job 514:
==> flow/design.v (excerpt) <==
module  cordic_sin_cos
#(    
    parameter PIPELINE  = 16                         
)
(
    input                               clk,
    input                               rst_n,
    input       signed  [31:0]          angle,       
    input                               pre_vaild,
    output  reg signed  [31:0]          sin, 
    output  reg signed  [31:0]          cos,
    output  reg                         post_vaild
); 
wire signed [31:0]  angle_array[15:0];
assign angle_array[0]  = 32'sd2949120;     
assign angle_array[1]  = 32'sd1740992;     
assign angle_array[2]  = 32'sd919872;      
assign angle_array[3]  = 32'sd466944;      
assign angle_array[4]  = 32'sd234368;      
assign angle_array[5]  = 32'sd117312;      
assign angle_array[6]  = 32'sd58688;       
assign angle_array[7]  = 32'sd29312;       
assign angle_array[8]  = 32'sd14656;       
assign angle_array[9]  = 32'sd7360;        
assign angle_array[10] = 32'sd3648;        
assign angle_array[11] = 32'sd1856;	      
assign angle_array[12] = 32'sd896;         
assign angle_array[13] = 32'sd448;         
assign angle_array[14] = 32'sd256;         
assign angle_array[15] = 32'sd128;         
localparam K        = 32'h09b74;	   
reg signed  [31:0]  angle_map;
reg         [1:0]   site;
wire signed [15:0]  angle_t;
assign  angle_t = angle >>> 16;
always@(posedge clk or negedge rst_n)begin 
    if(!rst_n)begin
        angle_map   <=  0;
        site        <=  2'd1;
    end
    else    if((angle_t >= (-16'sd90))&&(angle_t <= 16'sd90))begin
        angle_map   <=  angle;
        site        <=  2'd1;
    end
    else    if(angle_t > 16'sd90 && angle_t <= 16'sd180)begin
        angle_map   <=  32'sd11796480 - angle;                   
        site        <=  2'd2;
    end
    else    begin
        angle_map   <=  -32'sd11796480 - angle;
        site        <=  2'd3;
    end
end   
reg signed 	[31:0] 		x[PIPELINE:0];
reg signed 	[31:0] 		y[PIPELINE:0];
reg signed 	[31:0] 		z[PIPELINE:0];
always@(posedge clk or negedge rst_n)begin
   if(!rst_n)begin
       x[0]    <=  32'sd0;
       y[0]    <=  32'sd0;
       z[0]    <=  32'sd0;
   end
   else    begin
       x[0]    <=   K;
       y[0]    <=   32'sd0;
  ...
For scale: ~1500 flip-flops, about 100 I/O pins.
make LEC_CHECK=0 ABC_AREA=1 CAP_MARGIN=5 CORE_ASPECT_RATIO=1.31 CORE_MARGIN=2 CORE_UTILIZATION=29 CTS_CLUSTER_DIAMETER=70 CTS_CLUSTER_SIZE=94 GPL_TIMING_DRIVEN=1 HOLD_SLACK_MARGIN=-0.07 MAX_ROUTING_LAYER=met4 MIN_ROUTING_LAYER=met1 SETUP_SLACK_MARGIN=1.01 SLEW_MARGIN=35 TNS_END_PERCENT=40 finish   # period 7.34 ns
run.sh (not shown) runs the stock make flow with config.mk's settings and CLKGATE_MAP_FILE=.
Per the final summary, job 514 finished and its layout is clean on timing, DRC and antenna.
Setup changes, job 514 to job 9171
Settings: CORE_UTILIZATION: 29 -> 40; CTS_CLUSTER_DIAMETER: 70 -> unset; MAX_ROUTING_LAYER: met4 -> unset; MIN_ROUTING_LAYER: met1 -> unset; GPL_TIMING_DRIVEN: 1 -> unset; TNS_END_PERCENT: 40 -> unset; ABC_AREA: 1 -> unset; SLEW_MARGIN: 35 -> 20; SETUP_SLACK_MARGIN: 1.01 -> unset; HOLD_SLACK_MARGIN: -0.07 -> unset; CORE_ASPECT_RATIO: 1.31 -> unset; CAP_MARGIN: 5 -> 20; CTS_CLUSTER_SIZE: 94 -> unset; the clock period (ns, I/O delays scaled along): 7.34 -> 5.19.
==> results <==
Setup slack in job 9171 is smaller than in job 514.
Synthesized area per cell (job 9171 vs. job 514) increases by more than a quarter
The final reports for job 9171 and job 514 show non-filler instance count after layout lower in the former.
Post-DP HPWL for job 9171: 180 mm down relative to job 514
Against job 514, job 9171 comes in 39% lower on placeable core region.
Job 9171 ended with more count of distinct cell types in the synthesized netlist than job 514.
The inputs of job 7614 differ from those of job 9171 as listed below.
Settings: swapping 20 for 5 in CAP_MARGIN; swapping 40 for 72 in CORE_UTILIZATION; swapping 5.19 for 3.85 in the clock period (ns, I/O delays scaled along).
### Flow results
- The log for job 7614 ends in global routing with error GRT-0232, so the run never completed.
- Number of distinct library cells after synthesis essentially unchanged between job 9171 and job 7614.
- Between job 9171 and job 7614, the horizontal die size is lower for job 7614.
- Compared with job 9171, total cell area at the placement stage in job 7614 increased by a little under 10%.
- Of job 9171 and job 7614, the run reporting the lower effective utilization at floorplan was job 9171.
--- input diff job 7614..job 9753 ---
Settings: ABC_AREA: unset -> 1; CTS_CLUSTER_DIAMETER: unset -> 365; CAP_MARGIN: 5 -> 0; CORE_ASPECT_RATIO: unset -> 0.7; SETUP_SLACK_MARGIN: unset -> 0.56; CTS_CLUSTER_SIZE: unset -> 11; PLACE_DENSITY: unset -> 0.39; TNS_END_PERCENT: unset -> 5; HOLD_SLACK_MARGIN: unset -> 0.29; the clock period (ns, I/O delays scaled along): 3.85 -> 1.86.
==> results <==
Job 7614 did not make it past global routing, where a tool error ended it.
The log for job 9753 ends in clock tree synthesis with error DPL-0038, so the run never completed.
Diff job 7614 -> job 9753 | post-synthesis simple-gate area fraction | increase of 14 points
Across both runs, die area was higher for job 9753 than for job 7614.
The higher portion of netlist area occupied by mux cells came out of job 7614.
Per the comparison of job 9753 with job 7614, synthesized cell count now larger; average footprint of a synthesized cell now smaller; core utilization before placement comparable.

* * *

cordic_sin_cos again, from the RTL that the note above started with.
clock: 4.71 ns
lec_check: 0
cap_margin: 20
core_margin: 2
core_utilization: 72
setup_slack_margin: 1.35
slew_margin: 20
The starting point failed in global routing (5_1_grt) with GRT-0232.
Edit:
Settings changed: ABC_AREA set to 1, CTS_CLUSTER_DIAMETER set to 365, CTS_CLUSTER_SIZE set to 98, PLACE_DENSITY set to 0.39, SETUP_SLACK_MARGIN 1.35 to 0.56, TNS_END_PERCENT set to 5.
Clock period 4.71 ns to 1.86 ns, I/O delays scaled along.
After rerunning: Now the flow stopped in clock tree synthesis (4_1_cts), error DPL-0038; die size went up by 18%; area after synthesis came out higher by 18%; synthesized cell count is higher by 55%.
